Design a_filter_approx, start of the top module:
module a_filter_approx(
    input [31:0] x_in,
    input clk,
    input [5:0] reset,
    output [31:0] y_out);
    wire [10:0] a1_1;
    wire [10:0] a1_2;
    wire [10:0] a1_3;
    wire [10:0] a1_4;
    wire [10:0] b1;
    assign a1_1 = -11'sd192;
    assign a1_2 = -11'sd1021;
    assign a1_3 = -11'sd928;
    assign a1_4 = -11'sd1010;
    assign b1 = 11'sd307;
    wire [31:0] y_1;
    wire [31:0] y_2;
    wire [31:0] y_3;
    wire [31:0] y_4;
    wire [31:0] y_5;
    fos_exact_v4 first_stage(x_in,a1_4,clk,reset[0],y_1);
    fos_exact_v3 second_stage(y_1,a1_3,b1,clk,reset[1],y_2);
    fos_exact_v2 third_stage(y_2,a1_2,clk,reset[2],y_3);
    fos_exact_v2 fourth_stage(y_3,a1_2,clk,reset[3],y_4);
    fos_exact_v1 fifth_stage(y_4,a1_1,clk,reset[4],y_5);
    fos_exact_v1 sixth_stage(y_5,a1_1,clk,reset[5],y_out);
endmodule
make LEC_CHECK=0 CAP_MARGIN=20 CORE_MARGIN=2 CORE_UTILIZATION=72 CTS_CLUSTER_DIAMETER=230 PLACE_DENSITY_LB_ADDON=0.21 SLEW_MARGIN=20 finish   # period 6.6 ns
run.sh (not shown) runs the stock make flow with config.mk's settings and CLKGATE_MAP_FILE=.
The first run finished but fails on negative setup slack.
==> next run, changes <==
--- a/flow/config.mk
+++ b/flow/config.mk
@@ -8,6 +8,7 @@
 export CAP_MARGIN = 20
+export CORE_ASPECT_RATIO = 0.9
 export CORE_MARGIN = 2
 export CORE_UTILIZATION = 72
-export CTS_CLUSTER_DIAMETER = 230
 export PLACE_DENSITY_LB_ADDON = 0.21
+export SETUP_SLACK_MARGIN = 1.76
 export SLEW_MARGIN = 20
==> flow/constraint.sdc (replaced) <==
create_clock -name core_clock -period 6.31 [get_ports {clk}]
set_input_delay 1.2620 -clock core_clock [delete_from_list [all_inputs] [get_ports {clk}]]
set_output_delay 1.2620 -clock core_clock [all_outputs]
set_load 0.01 [all_outputs]
Outcome: The changed run completed and failed the layout checks on negative setup slack. Register-to-register slack is about the same. Routed wire length climbs by 24%. Die size hardly moves. Final cell count rose by 0.59%. Synthesized area does not change. Global-route usage rose by 4.5 points. Cell area rose by 6.7%. Hold slack is better by 0.0084 ns.
==> next run, changes <==
--- a/flow/config.mk
+++ b/flow/config.mk
@@ -8,7 +8,4 @@
 export CAP_MARGIN = 20
-export CORE_ASPECT_RATIO = 0.9
 export CORE_MARGIN = 2
-export CORE_UTILIZATION = 72
-export PLACE_DENSITY_LB_ADDON = 0.21
-export SETUP_SLACK_MARGIN = 1.76
+export CORE_UTILIZATION = 63
 export SLEW_MARGIN = 20
==> flow/constraint.sdc (replaced) <==
create_clock -name core_clock -period 8.15 [get_ports {clk}]
set_input_delay 1.6300 -clock core_clock [delete_from_list [all_inputs] [get_ports {clk}]]
set_output_delay 1.6300 -clock core_clock [all_outputs]
set_load 0.01 [all_outputs]
Outcome: With this change the flow produced a clean layout. Core utilization went down by 22 points. Die area went up by about 14%. Final cell count went down by 2.7%. Setup slack gets better by 1.6 ns.
==> next run, changes <==
--- a/flow/config.mk
+++ b/flow/config.mk
@@ -9,3 +9,4 @@
 export CORE_MARGIN = 2
-export CORE_UTILIZATION = 63
+export CORE_UTILIZATION = 72
+export PLACE_DENSITY = 0.77
 export SLEW_MARGIN = 20
==> flow/constraint.sdc (replaced) <==
create_clock -name core_clock -period 7.29 [get_ports {clk}]
set_input_delay 1.4580 -clock core_clock [delete_from_list [all_inputs] [get_ports {clk}]]
set_output_delay 1.4580 -clock core_clock [all_outputs]
set_load 0.01 [all_outputs]
Outcome:
- With this change the flow ran to the end with violations: negative setup slack
- utilization rose by 11 points
- routed wire length rose by 4.8%
- setup slack gets worse by 0.26 ns
- sequential share of layout area decreases by 0.47 points
- flip-flop count does not change
==> next run, changes <==
--- a/flow/config.mk
+++ b/flow/config.mk
@@ -10,3 +10,3 @@
 export CORE_UTILIZATION = 72
-export PLACE_DENSITY = 0.77
+export SETUP_SLACK_MARGIN = -0.46
 export SLEW_MARGIN = 20
==> flow/constraint.sdc (replaced) <==
create_clock -name core_clock -period 6.26 [get_ports {clk}]
set_input_delay 1.2520 -clock core_clock [delete_from_list [all_inputs] [get_ports {clk}]]
set_output_delay 1.2520 -clock core_clock [all_outputs]
set_load 0.01 [all_outputs]
After rerunning:
- The new run finished with negative setup slack left
- register-to-register slack got worse by 0.62 ns
- non-clock buffer count goes up by 342
- die area stays the same
- sequential share of layout area is lower by 1.4 points
- via count is higher by 9.2%
- worst setup slack got worse by 1.8 ns
- core utilization went up by 5.6 points
- final cell count went up by about 6%
- design area grows by 7.0%
==> next run, changes <==
--- a/flow/config.mk
+++ b/flow/config.mk
@@ -10,3 +10,3 @@
 export CORE_UTILIZATION = 72
-export SETUP_SLACK_MARGIN = -0.46
+export PLACE_DENSITY = 0.67
 export SLEW_MARGIN = 20
==> flow/constraint.sdc (replaced) <==
create_clock -name core_clock -period 7.25 [get_ports {clk}]
set_input_delay 1.4500 -clock core_clock [delete_from_list [all_inputs] [get_ports {clk}]]
set_output_delay 1.4500 -clock core_clock [all_outputs]
set_load 0.01 [all_outputs]
The new run produced a layout that fails on negative setup slack.
Die size is unchanged.
Setup slack gains 1.7 ns.
Final cell count came out lower by a few percent.
Via count went down by a little under a tenth.

---

Starting RTL as in the previous note.
clock: 7.88 ns
lec_check: 0
cap_margin: 20
core_margin: 2
core_utilization: 72
place_density_lb_addon: 0.21
slew_margin: 20
The first run ran to the end with no violations.
Edit:
CORE_UTILIZATION = 40   (was 72)
PLACE_DENSITY_LB_ADDON = default   (was 0.21)
clock period = 10.0 ns   (was 7.88 ns; I/O delays follow)
Flip-flop count stays the same.
Setup slack is better by 0.60 ns.
Wire length shrinks by about 5%.
Die size grows by about 80%.
Edit:
MIN_ROUTING_LAYER = met2   (was default)
clock period = 14.5 ns   (was 10.0 ns; I/O delays follow)
Wire length goes up by a few percent.
Flip-flop count does not change.
Final area goes up slightly.
Setup slack is better by 3.6 ns.
Edit:
CAP_MARGIN = 25   (was 20)
CTS_CLUSTER_DIAMETER = 386   (was default)
TNS_END_PERCENT = 60   (was default)
What happened:
- via count is about the same
- non-clock buffer count rises by 2
- final cell count stays flat
Edit:
ABC_AREA = 1   (was default)
CAP_MARGIN = 20   (was 25)
CORE_UTILIZATION = 64   (was 40)
CTS_CLUSTER_DIAMETER = default   (was 386)
MIN_ROUTING_LAYER = default   (was met2)
TNS_END_PERCENT = default   (was 60)
clock period = 6.48 ns   (was 14.5 ns; I/O delays follow)
=>
- Now the flow finished but failed the layout checks on setup timing
- cell count came out higher by 25%
- clock skew came out lower by 0.0030 ns
- setup slack degrades by 4.6 ns
- global-route usage came out higher by 11 points
- design area came out higher by 18%
- synthesized cell count came out higher by 39%
- area after synthesis came out higher by 16%
- via count came out higher by 1.8%

---

== red ==
a_filter_approx again, from the RTL that the note above started with.
==> flow/design.v (excerpt) <==
module a_filter_approx(
    input [31:0] x_in,
    input clk,
    input [5:0] reset,
    output [31:0] y_out);
Settings: LEC_CHECK=0, CAP_MARGIN=20, CORE_MARGIN=2, CORE_UTILIZATION=72, PLACE_DENSITY=0.35, SETUP_SLACK_MARGIN=2.31, SLEW_MARGIN=20; clock period 7.88 ns.
What the final checks of red revealed, after a flow that finished every stage, was a layout that fails on negative setup slack.
Edits applied to the flow inputs when going from red to blue:
Settings: SETUP_SLACK_MARGIN now 2.35, was 2.31; CTS_CLUSTER_SIZE now 84, previously not set; CORE_ASPECT_RATIO now 0.92, previously not set.
### Flow results
blue ran to completion and came out clean on the timing, design-rule and antenna checks.
Going from red to blue, shortest clock period the worst path allows after layout shrinks by 310 ps.
From red to blue the numbers moved as follows: core occupancy in the finished layout moved down.
From red to blue the numbers moved as follows: post-cts repair resize count went down by 68; sequential share of layout area has increased; effective utilization at floorplan increased by 0.25 points relative to the old numbers.
Input-level comparison between green and blue:
Settings: setting CTS_CLUSTER_DIAMETER to 358 for the first time; removing CORE_ASPECT_RATIO (formerly 0.92); removing CTS_CLUSTER_SIZE (formerly 84); removing SETUP_SLACK_MARGIN (formerly 2.35); removing PLACE_DENSITY (formerly 0.35); setting ABC_AREA to 1 for the first time; changing the clock period (ns, I/O delays scaled along) from 7.88 to 5.55.
==> results <==
- green falls short of blue in pre-CTS setup slack.
- green against blue: sequential area share after synthesis now sits lower, area inside the core boundary now sits higher, number of standard cells after synthesis now sits higher.
- Diff blue -> green: width of the die saw an increase, average instance area after synthesis saw a decrease, adder-cell area share of the yosys netlist saw a decrease, summed standard-cell area reported by yosys saw an increase.
- Of blue and green, only blue finishes the flow clean.
- green did not run to completion, as it errored out during 5_1_grt.
### green -> orange
Settings: changing CTS_CLUSTER_DIAMETER from 358 to 392; setting CTS_CLUSTER_SIZE to 96 for the first time; changing the clock period (ns, I/O delays scaled along) from 5.55 to 6.48.
==> results <==
orange did not run to completion, as it errored out during 5_1_grt. Delta (orange minus green): die height saw little to no change, count of unique library cells instantiated by Yosys closely matched the old numbers. The number of cells in the design after placement in orange sits 3.1% below the value recorded for green. From orange to green, yosys synthesis chip area did not move at all. Parity-gate share of the synthesized area counting xor and xnor cells: orange vs green identical. The higher number of buffers created by CTS of orange and green is in green. On setup slack after placement, the higher figure sits with orange, not green. Diff orange..green | die size | unchanged.
#### Input delta (purple over orange)
Settings: a deleted ABC_AREA that had been 1; a deleted CTS_CLUSTER_SIZE that had been 96; a deleted CTS_CLUSTER_DIAMETER that had been 392; a change of CORE_UTILIZATION from 72 to 17; a change of the clock period (ns, I/O delays scaled along) from 6.48 to 14.0.
Findings:
- purple ran to completion and came out clean on the timing, design-rule and antenna checks.
- Summary — worst slack at placement, purple relative to orange: higher, by 4870 ps.
- Between orange and purple, the flow reports average size of a mapped cell increasing by more than 10%.
- Across both runs, placer's final routability congestion estimate was lower for purple than for orange.
- The sequential cell area fraction in the yosys report of purple is higher than that of orange.
- As of purple, area after synthesis had fallen by more than 10% compared to orange.
